==> run R <==
==> flow/design.v <==
module fixed_point_alu (
    input clk,
    input rst,
    input [1:0] op,           
    input signed [15:0] a,    
    input signed [15:0] b,    
    output reg signed [23:0] out,   
    output reg overflow       
);
    localparam Q8_MAX_POS = 16'sh7FFF;    
    localparam Q8_MAX_NEG = 16'sh8000;    
    localparam Q16_MAX_POS = 24'sh7FFFFF;  
    localparam Q16_MAX_NEG = 24'sh800000;  
    reg signed [31:0] mul_result;   
    reg signed [23:0] add_sub_result;
    always @(posedge clk or posedge rst) begin
        if (rst) begin
            out <= 0;
            overflow <= 0;
        end else begin
            case (op)
                2'b00: begin
                    add_sub_result = a + b;
                    if ((a > 0 && b > 0 && add_sub_result < 0) || 
                        (a < 0 && b < 0 && add_sub_result > 0)) begin
                        overflow <= 1;
                        out <= (a[15] == 1) ? Q16_MAX_NEG : Q16_MAX_POS;
                    end else begin
                        overflow <= 0;
                        out <= { {8{add_sub_result[15]}}, add_sub_result };  
                    end
                end
                2'b01: begin
                    add_sub_result = a - b;
                    if ((a > 0 && b < 0 && add_sub_result < 0) || 
                        (a < 0 && b > 0 && add_sub_result > 0)) begin
                        overflow <= 1;
                        out <= (a[15] == 1) ? Q16_MAX_NEG : Q16_MAX_POS;
                    end else begin
                        overflow <= 0;
                        out <= { {8{add_sub_result[15]}}, add_sub_result };  
                    end
                end
               2'b10: begin
    mul_result = a * b;   
    if ($signed(mul_result[31:8]) > $signed(Q16_MAX_POS)) begin
        overflow <= 1;
        out <= Q16_MAX_POS;
    end else if ($signed(mul_result[31:8]) < $signed(Q16_MAX_NEG)) begin
        overflow <= 1;
        out <= Q16_MAX_NEG;
    end else begin
        overflow <= 0;
        out <= mul_result[31:8];   
    end
end
                2'b11: begin
                    if (b == 0) begin   
                        overflow <= 1;
                        out <= (a[15] == 1) ? Q16_MAX_NEG : Q16_MAX_POS;
                    end else begin
                        out <= (a << 8) / b;
                        overflow <= 0;
                    end
                end
                default: begin
                    out <= 0;
                    overflow <= 0;
                end
            endcase
        end
    end
endmodule
==> flow/run.sh <==
#!/bin/bash
# the make line also repeats each setting of config.mk as NAME=value (left out here)
make -C /OpenROAD-flow-scripts/flow DESIGN_CONFIG=/design/flow/config.mk WORK_HOME=/design/flow/orfs CLKGATE_MAP_FILE= finish
==> flow/config.mk <==
export PLATFORM = sky130hd
export DESIGN_NAME = fixed_point_alu
export DESIGN_NICKNAME = fixed_point_alu
export VERILOG_FILES = /design/flow/design.v
export SDC_FILE = /design/flow/constraint.sdc
export NUM_CORES = 4
export LEC_CHECK = 0
export ABC_AREA = 1
export CAP_MARGIN = 20
export CORE_MARGIN = 2
export CORE_UTILIZATION = 65
export CTS_CLUSTER_DIAMETER = 50
export PLACE_DENSITY_LB_ADDON = 0.04
export SETUP_SLACK_MARGIN = -1.31
export SLEW_MARGIN = 20
export TNS_END_PERCENT = 35
==> flow/constraint.sdc <==
create_clock -name core_clock -period 54.5 [get_ports {clk}]
set_input_delay 10.9000 -clock core_clock [delete_from_list [all_inputs] [get_ports {clk}]]
set_output_delay 10.9000 -clock core_clock [all_outputs]
set_load 0.01 [all_outputs]
==> inputs of run Y, as changes to run R <==
==> flow/config.mk (replaced) <==
export PLATFORM = sky130hd
export DESIGN_NAME = fixed_point_alu
export DESIGN_NICKNAME = fixed_point_alu
export VERILOG_FILES = /design/flow/design.v
export SDC_FILE = /design/flow/constraint.sdc
export NUM_CORES = 4
export LEC_CHECK = 0
export ABC_AREA = 0
export CAP_MARGIN = 20
export CORE_MARGIN = 2
export CORE_UTILIZATION = 70
export CTS_CLUSTER_DIAMETER = 190
export CTS_CLUSTER_SIZE = 24
export HOLD_SLACK_MARGIN = -0.07
export SETUP_SLACK_MARGIN = 1.62
export SLEW_MARGIN = 20
==> flow/constraint.sdc (replaced) <==
create_clock -name core_clock -period 13.1 [get_ports {clk}]
set_input_delay 2.6200 -clock core_clock [delete_from_list [all_inputs] [get_ports {clk}]]
set_output_delay 2.6200 -clock core_clock [all_outputs]
set_load 0.01 [all_outputs]
==> inputs of run Z, as changes to run R <==
==> flow/config.mk (replaced) <==
export PLATFORM = sky130hd
export DESIGN_NAME = fixed_point_alu
export DESIGN_NICKNAME = fixed_point_alu
export VERILOG_FILES = /design/flow/design.v
export SDC_FILE = /design/flow/constraint.sdc
export NUM_CORES = 4
export LEC_CHECK = 0
export CAP_MARGIN = 20
export CORE_MARGIN = 2
export CORE_UTILIZATION = 19
export SLEW_MARGIN = 20
==> flow/constraint.sdc (replaced) <==
create_clock -name core_clock -period 59.0 [get_ports {clk}]
set_input_delay 11.8000 -clock core_clock [delete_from_list [all_inputs] [get_ports {clk}]]
set_output_delay 11.8000 -clock core_clock [all_outputs]
set_load 0.01 [all_outputs]
==> inputs of run D, as changes to run R <==
==> flow/config.mk (replaced) <==
export PLATFORM = sky130hd
export DESIGN_NAME = fixed_point_alu
export DESIGN_NICKNAME = fixed_point_alu
export VERILOG_FILES = /design/flow/design.v
export SDC_FILE = /design/flow/constraint.sdc
export NUM_CORES = 4
export LEC_CHECK = 0
export CAP_MARGIN = 20
export CORE_MARGIN = 2
export CORE_UTILIZATION = 66
export CTS_CLUSTER_DIAMETER = 336
export CTS_CLUSTER_SIZE = 33
export SLEW_MARGIN = 20
==> flow/constraint.sdc (replaced) <==
create_clock -name core_clock -period 56.0 [get_ports {clk}]
set_input_delay 11.2000 -clock core_clock [delete_from_list [all_inputs] [get_ports {clk}]]
set_output_delay 11.2000 -clock core_clock [all_outputs]
set_load 0.01 [all_outputs]
==> comparison table <==
|  | run R | run D | run Y | run Z |
|---|---|---|---|---|
| MUX share of area | 0.00170 | 0.0224 | 0.0224 | 0.0224 |
| Mapped Area | 29,400 um2 | 30,200 um2 | 30,200 um2 | 30,200 um2 |
| Result of the run | stopped before the end | finished with violations | stopped before the end | timing/DRC/antenna clean |
| Stage where the flow stopped | global routing (5_1_grt) | - | clock tree synthesis (4_1_cts) | - |
| Reasons for failing layout checks | - | negative setup slack | - | - |
| Total Die Area | 47,000 um2 | 47,500 um2 | 44,800 um2 | 162,000 um2 |
| Total number of cells along the worst setup path | - | 225 | - | 225 |
| TritonCTS clock tree | - | yes | - | yes |
| Total length of routed met2 wires | - | 53,300 um | - | 56,700 um |
| Flop share of the area | - | 0.0160 | - | 0.0164 |
| Critical path data required time | - | 56.13 ns | - | 59.08 ns |
| CP Launch Type | - | primary input | - | primary input |
| Signal buffers share of area | - | 0.152 | - | 0.0985 |
| Antenna diode count | - | 3 | - | 0 |
| Count of endpoints failing hold in the final timing report | - | 0 | - | 0 |
| Clk root buf | sky130_fd_sc_hd__clkbuf_16 | sky130_fd_sc_hd__clkbuf_16 | - | sky130_fd_sc_hd__clkbuf_16 |
| Worst EP arrival | - | 58.32 ns | - | 57.47 ns |
| Die X | 217 um | 218 um | 212 um | 403 um |
| Highest net fanout along the worst path | - | 9 | - | 12 |
| Peak per-stage delay on the critical path | - | 0.75 ns | - | 0.61 ns |
| Number of pins with negative max-slew slack in the final report | - | 0 | - | 0 |


==> job 7797 <==
// fixed_point_alu: RTL as listed in full above, without the edits since
export LEC_CHECK = 0
export ABC_AREA = 1
export CAP_MARGIN = 20
export CORE_MARGIN = 2
export CORE_UTILIZATION = 62
export CTS_CLUSTER_SIZE = 96
export SLEW_MARGIN = 20
create_clock -name core_clock -period 34.2 [get_ports {clk}]
run.sh (not shown) runs the stock make flow with config.mk's settings and CLKGATE_MAP_FILE=.
==> job 1358 (differences from job 7797) <==
--- a/flow/config.mk
+++ b/flow/config.mk
@@ -7,7 +7,8 @@
 export LEC_CHECK = 0
-export ABC_AREA = 1
 export CAP_MARGIN = 20
 export CORE_MARGIN = 2
-export CORE_UTILIZATION = 62
-export CTS_CLUSTER_SIZE = 96
+export CORE_UTILIZATION = 68
+export CTS_CLUSTER_DIAMETER = 336
+export CTS_CLUSTER_SIZE = 33
+export MAX_ROUTING_LAYER = met4
 export SLEW_MARGIN = 20
==> flow/constraint.sdc (replaced) <==
create_clock -name core_clock -period 56.0 [get_ports {clk}]
set_input_delay 11.2000 -clock core_clock [delete_from_list [all_inputs] [get_ports {clk}]]
set_output_delay 11.2000 -clock core_clock [all_outputs]
set_load 0.01 [all_outputs]
==> results <==
| quantity | job 7797 | job 1358 |
|---|---|---|
| Die height | 222 um | 215 um |
| Dpl cell area | 39200 um2 | 34700 um2 |
| Die Span X | 222 um | 215 um |
| Total cells reported by yosys after synthesis | 4407 | 4031 |
| Post-placement cell count | 6077 | 5002 |
| Setup fix buffers added after clock tree synthesis | 379 | 39 |
| Resized Gates After CTS | 393 | 110 |
| Mean cell area of the mapped netlist | 6.67 um2 | 7.49 um2 |
| Mux cell area share after synthesis | 0.00170 | 0.0224 |
| Post-Synthesis Cell Area | 29400 um2 | 30200 um2 |
| Synthesized-area fraction occupied by adder cells | 0.353 | 0.344 |
| Number of different library cells in the post-synthesis netlist | 84 | 107 |
| Run status | stopped before the end | stopped before the end |
| Stage where the flow stopped | global routing | global routing |
| Site row count | 79 | 77 |
| HPWL after detailed placement | 87100 um | 93600 um |


==> trial 27 <==
// fixed_point_alu: RTL as listed in full above, without the edits since
export LEC_CHECK = 0
export ABC_AREA = 0
export CAP_MARGIN = 20
export CORE_MARGIN = 2
export CORE_UTILIZATION = 70
export CTS_CLUSTER_DIAMETER = 190
export CTS_CLUSTER_SIZE = 24
export HOLD_SLACK_MARGIN = 0.23
export SETUP_SLACK_MARGIN = 1.62
export SLEW_MARGIN = 20
create_clock -name core_clock -period 13.1 [get_ports {clk}]
==> inputs of trial 13, as changes to trial 27 <==
ABC_AREA = not set   (was 0)
CORE_UTILIZATION = 66   (was 70)
CTS_CLUSTER_DIAMETER = not set   (was 190)
CTS_CLUSTER_SIZE = not set   (was 24)
HOLD_SLACK_MARGIN = not set   (was 0.23)
MAX_ROUTING_LAYER = met4   (was not set)
SETUP_SLACK_MARGIN = 2.15   (was 1.62)
TNS_END_PERCENT = 5   (was not set)
==> flow/constraint.sdc (replaced) <==
create_clock -name core_clock -period 56.0 [get_ports {clk}]
set_input_delay 11.2000 -clock core_clock [delete_from_list [all_inputs] [get_ports {clk}]]
set_output_delay 11.2000 -clock core_clock [all_outputs]
set_load 0.01 [all_outputs]
==> inputs of build 42, as changes to trial 27 <==
ABC_AREA = 1   (was 0)
CORE_UTILIZATION = 65   (was 70)
CTS_CLUSTER_DIAMETER = 332   (was 190)
CTS_CLUSTER_SIZE = 64   (was 24)
HOLD_SLACK_MARGIN = not set   (was 0.23)
SETUP_SLACK_MARGIN = -1.31   (was 1.62)
TNS_END_PERCENT = 35   (was not set)
==> flow/constraint.sdc (replaced) <==
create_clock -name core_clock -period 54.5 [get_ports {clk}]
set_input_delay 10.9000 -clock core_clock [delete_from_list [all_inputs] [get_ports {clk}]]
set_output_delay 10.9000 -clock core_clock [all_outputs]
set_load 0.01 [all_outputs]
==> impl_metrics.env <==
# implementation run metrics
export IMPL_status="stopped before the end"
export IMPL_lastStage="clock tree synthesis (4_1_cts)"
export IMPL_tool_error="[ERROR DPL-0038] Utilization greater than 100%, impossible to legalize"
export IMPL_netlist_top_cells_count="nand2_1, ha_1, inv_1"
export IMPL_synth_compound_area_share_pct=25.40
export IMPL_yosysUniqueCellTypes=107
export IMPL_synth_area_per_cell_sq_um=7.493
export IMPL_placed_cell_area_sq_mm=0.04184
# the run above: trial 27

==> impl_metrics.env <==
# physical design summary
export IMPL_setup_viol=24
export IMPL_failed_checks="setup timing"
export IMPL_fin_ws_ps=-734.0
export IMPL_status="finished with violations"
# the run above: trial 13

==> impl_metrics.env <==
# implementation run metrics
export IMPL_synth_compound_area_share_pct=13.37
export IMPL_tool_error="[ERROR GRT-0232] Routing congestion too high. Check the congestion heatmap in the GUI."
export IMPL_status="stopped before the end"
export IMPL_synth_area_per_cell_sq_um=6.673
export IMPL_lastStage="global routing (5_1_grt)"
# the run above: build 42



==> build 43 <==
Starts from the design.v that is shown in full above.
Settings: LEC_CHECK=0, CAP_MARGIN=20, CORE_ASPECT_RATIO=1.26, CORE_MARGIN=2, CORE_UTILIZATION=68, CTS_CLUSTER_SIZE=21, MAX_ROUTING_LAYER=met5, PLACE_DENSITY=0.62, SETUP_SLACK_MARGIN=-2.0, SLEW_MARGIN=20, TNS_END_PERCENT=95; clock period 57.9 ns.
==> build 75 (differences from build 43) <==
Settings changed: ABC_AREA from default to 1, CORE_ASPECT_RATIO 1.26 to default, CORE_UTILIZATION 68 to 69, CTS_CLUSTER_DIAMETER from default to 332, CTS_CLUSTER_SIZE 21 to 96, MAX_ROUTING_LAYER met5 to default, PLACE_DENSITY 0.62 to default, SETUP_SLACK_MARGIN -2.0 to default, TNS_END_PERCENT 95 to 5.
==> flow/constraint.sdc (replaced) <==
create_clock -name core_clock -period 34.2 [get_ports {clk}]
set_input_delay 6.8400 -clock core_clock [delete_from_list [all_inputs] [get_ports {clk}]]
set_output_delay 6.8400 -clock core_clock [all_outputs]
set_load 0.01 [all_outputs]
==> summary of the runs <==
- Area after synthesis: build 75 is lower than build 43 (about 2.6%).
- Build 75 ended with an error in clock tree synthesis on DPL-0033. Build 43 completed and failed the layout checks on negative setup slack.
- Die area: build 75 is lower than build 43 (about 4%).
- Synthesized cell count: build 75 is larger than build 43 (9.3%).
==> figures <==
quantity                                               build 43                build 75
Post-Synth AOI/OAI Area                                   25.4%                   13.4%
Placer congestion estimate                                 1.16                    1.06
Number of cells after detailed placement                   4819                    5994
XORs/XNORs by Area                                        8.11%                   6.73%
Multiplexer share of the synthesized area                 2.24%                  0.170%
Unique cell types                                           107                      84
Per-instance average area after synthesis            7.49 sq um              6.67 sq um
Die Wd                                                   192 um                  210 um
Run status                                      failed layout checks  stopped before the end
Last stage reached                                            -    clock tree synthesis
Reasons for failing layout checks          negative setup slack                       -
DP HPWL                                                90900 um                97500 um
Die outline area                                   0.0461 sq mm            0.0443 sq mm
Height of the chip                                       241 um                  210 um
Synthesized netlist cell count                             4031                    4407
Register area share after synthesis                       2.07%                   2.13%
Starting density of the core                              69.0%                   70.0%
Core area                                          0.0438 sq mm            0.0420 sq mm
Post-synth design cell area                        0.0302 sq mm            0.0294 sq mm


==> v35 <==
// fixed_point_alu: RTL as listed in full above, without the edits since
==> flow/config.mk <==
export PLATFORM = sky130hd
export DESIGN_NAME = fixed_point_alu
export DESIGN_NICKNAME = fixed_point_alu
export VERILOG_FILES = /design/flow/design.v
export SDC_FILE = /design/flow/constraint.sdc
export NUM_CORES = 4
export LEC_CHECK = 0
export ABC_AREA = 1
export CAP_MARGIN = 20
export CORE_MARGIN = 2
export CORE_UTILIZATION = 68
export CTS_CLUSTER_DIAMETER = 336
export CTS_CLUSTER_SIZE = 33
export SLEW_MARGIN = 20
==> flow/constraint.sdc <==
create_clock -name core_clock -period 53.2 [get_ports {clk}]
set_input_delay 10.6400 -clock core_clock [delete_from_list [all_inputs] [get_ports {clk}]]
set_output_delay 10.6400 -clock core_clock [all_outputs]
set_load 0.01 [all_outputs]
==> v11 (differences from v35) <==
- ABC_AREA: 1 -> default
- CORE_UTILIZATION: 68 -> 40
- CTS_CLUSTER_DIAMETER: 336 -> default
- CTS_CLUSTER_SIZE: 33 -> default
==> flow/constraint.sdc (replaced) <==
create_clock -name core_clock -period 60.0 [get_ports {clk}]
set_input_delay 12.0000 -clock core_clock [delete_from_list [all_inputs] [get_ports {clk}]]
set_output_delay 12.0000 -clock core_clock [all_outputs]
set_load 0.01 [all_outputs]
==> v34 (differences from v35) <==
- CORE_ASPECT_RATIO: default -> 1.26
- CTS_CLUSTER_DIAMETER: 336 -> 331
- CTS_CLUSTER_SIZE: 33 -> 21
- MAX_ROUTING_LAYER: default -> met5
- PLACE_DENSITY: default -> 0.62
- SETUP_SLACK_MARGIN: default -> -2.0
- TNS_END_PERCENT: default -> 95
==> flow/constraint.sdc (replaced) <==
create_clock -name core_clock -period 53.6 [get_ports {clk}]
set_input_delay 10.7200 -clock core_clock [delete_from_list [all_inputs] [get_ports {clk}]]
set_output_delay 10.7200 -clock core_clock [all_outputs]
set_load 0.01 [all_outputs]
==> v25 (differences from v35) <==
- ABC_AREA: 1 -> default
- CORE_UTILIZATION: 68 -> 30
- CTS_CLUSTER_DIAMETER: 336 -> default
- CTS_CLUSTER_SIZE: 33 -> default
==> flow/constraint.sdc (replaced) <==
create_clock -name core_clock -period 63.1 [get_ports {clk}]
set_input_delay 12.6200 -clock core_clock [delete_from_list [all_inputs] [get_ports {clk}]]
set_output_delay 12.6200 -clock core_clock [all_outputs]
set_load 0.01 [all_outputs]
==> results.txt <==
Implementation results. The tree is rooted in a clkbuf_16. In the Yosys stats the netlist draws on 107 distinct library cells. Aoi/oai-family share of the synthesized area landed at 0.254. Initial core utilization landed at 0.302.

The flow ran to the end and the layout has no timing, DRC or antenna violations. In this run, the synthesized area fraction spent on xor and xnor cells is recorded as 0.0811. Chip height landed at 321 um.

The chip area line in the Yosys stat output reads 30200 um2. Weighted congestion at the end of routability-driven global placement landed at 0.982. Count of instances resized after the clock tree is built landed at 15.

Met3 demand-to-capacity share in global routing landed at 0.0331. Met1 track utilization from global routing landed at 0.307. Share of cell area taken by muxes after synthesis landed at 0.0224.
[end of results for v25]
==> results.txt <==
Implementation results. The vertical die dimension reported for this design is 212 um. For this configuration, the core starts out at a cell density of 0.686. Share of cell area taken by muxes after synthesis landed at 0.00170. The cell sitting at the root of the clock tree is a clkbuf_16. The first error in the log reads "[ERROR GRT-0116] Global routing finished with congestion. Check the congestion regions in the DRC Viewer". The run stopped with a tool error. The stage where the run came to a stop is global routing.
[end of results for v35]
==> results.txt <==
Implementation results. Met3 demand-to-capacity share in global routing landed at 0.0416. The final weighted congestion recorded by global placement is 1.01. Number of distinct library cell variants in the gate-level netlist after synthesis landed at 107. Looking at the clock tree report, the root buffer type is clkbuf_16.

Share of cell area taken by muxes after synthesis landed at 0.0224. In this run, the synthesized area fraction spent on AND-OR/OR-AND gates is recorded as 0.254. At the floorplan stage, the core utilization is reported as 0.405. The flow ran to the end and the layout has no timing, DRC or antenna violations. Per the synthesis report, the XOR/XNOR share of the synthesized area is 0.0811. Chip area from the yosys synthesis statistics landed at 30200 um2.
[end of results for v11]
==> results.txt <==
Implementation results. The netlist uses 84 different library cells. The flow did not finish. For this run, the chip area from Yosys synthesis comes to 29400 um2. Initial core utilization landed at 0.688. The congestion estimate from routability-driven global placement came to 1.07.

The first error in the log reads "[ERROR DPL-0033] detailed placement checks failed during check placement". Per the synthesis report, the AND-OR/OR-AND share of the synthesized area is 0.134. Per the run summary, the flow got no further than clock tree synthesis.
[end of results for v34]
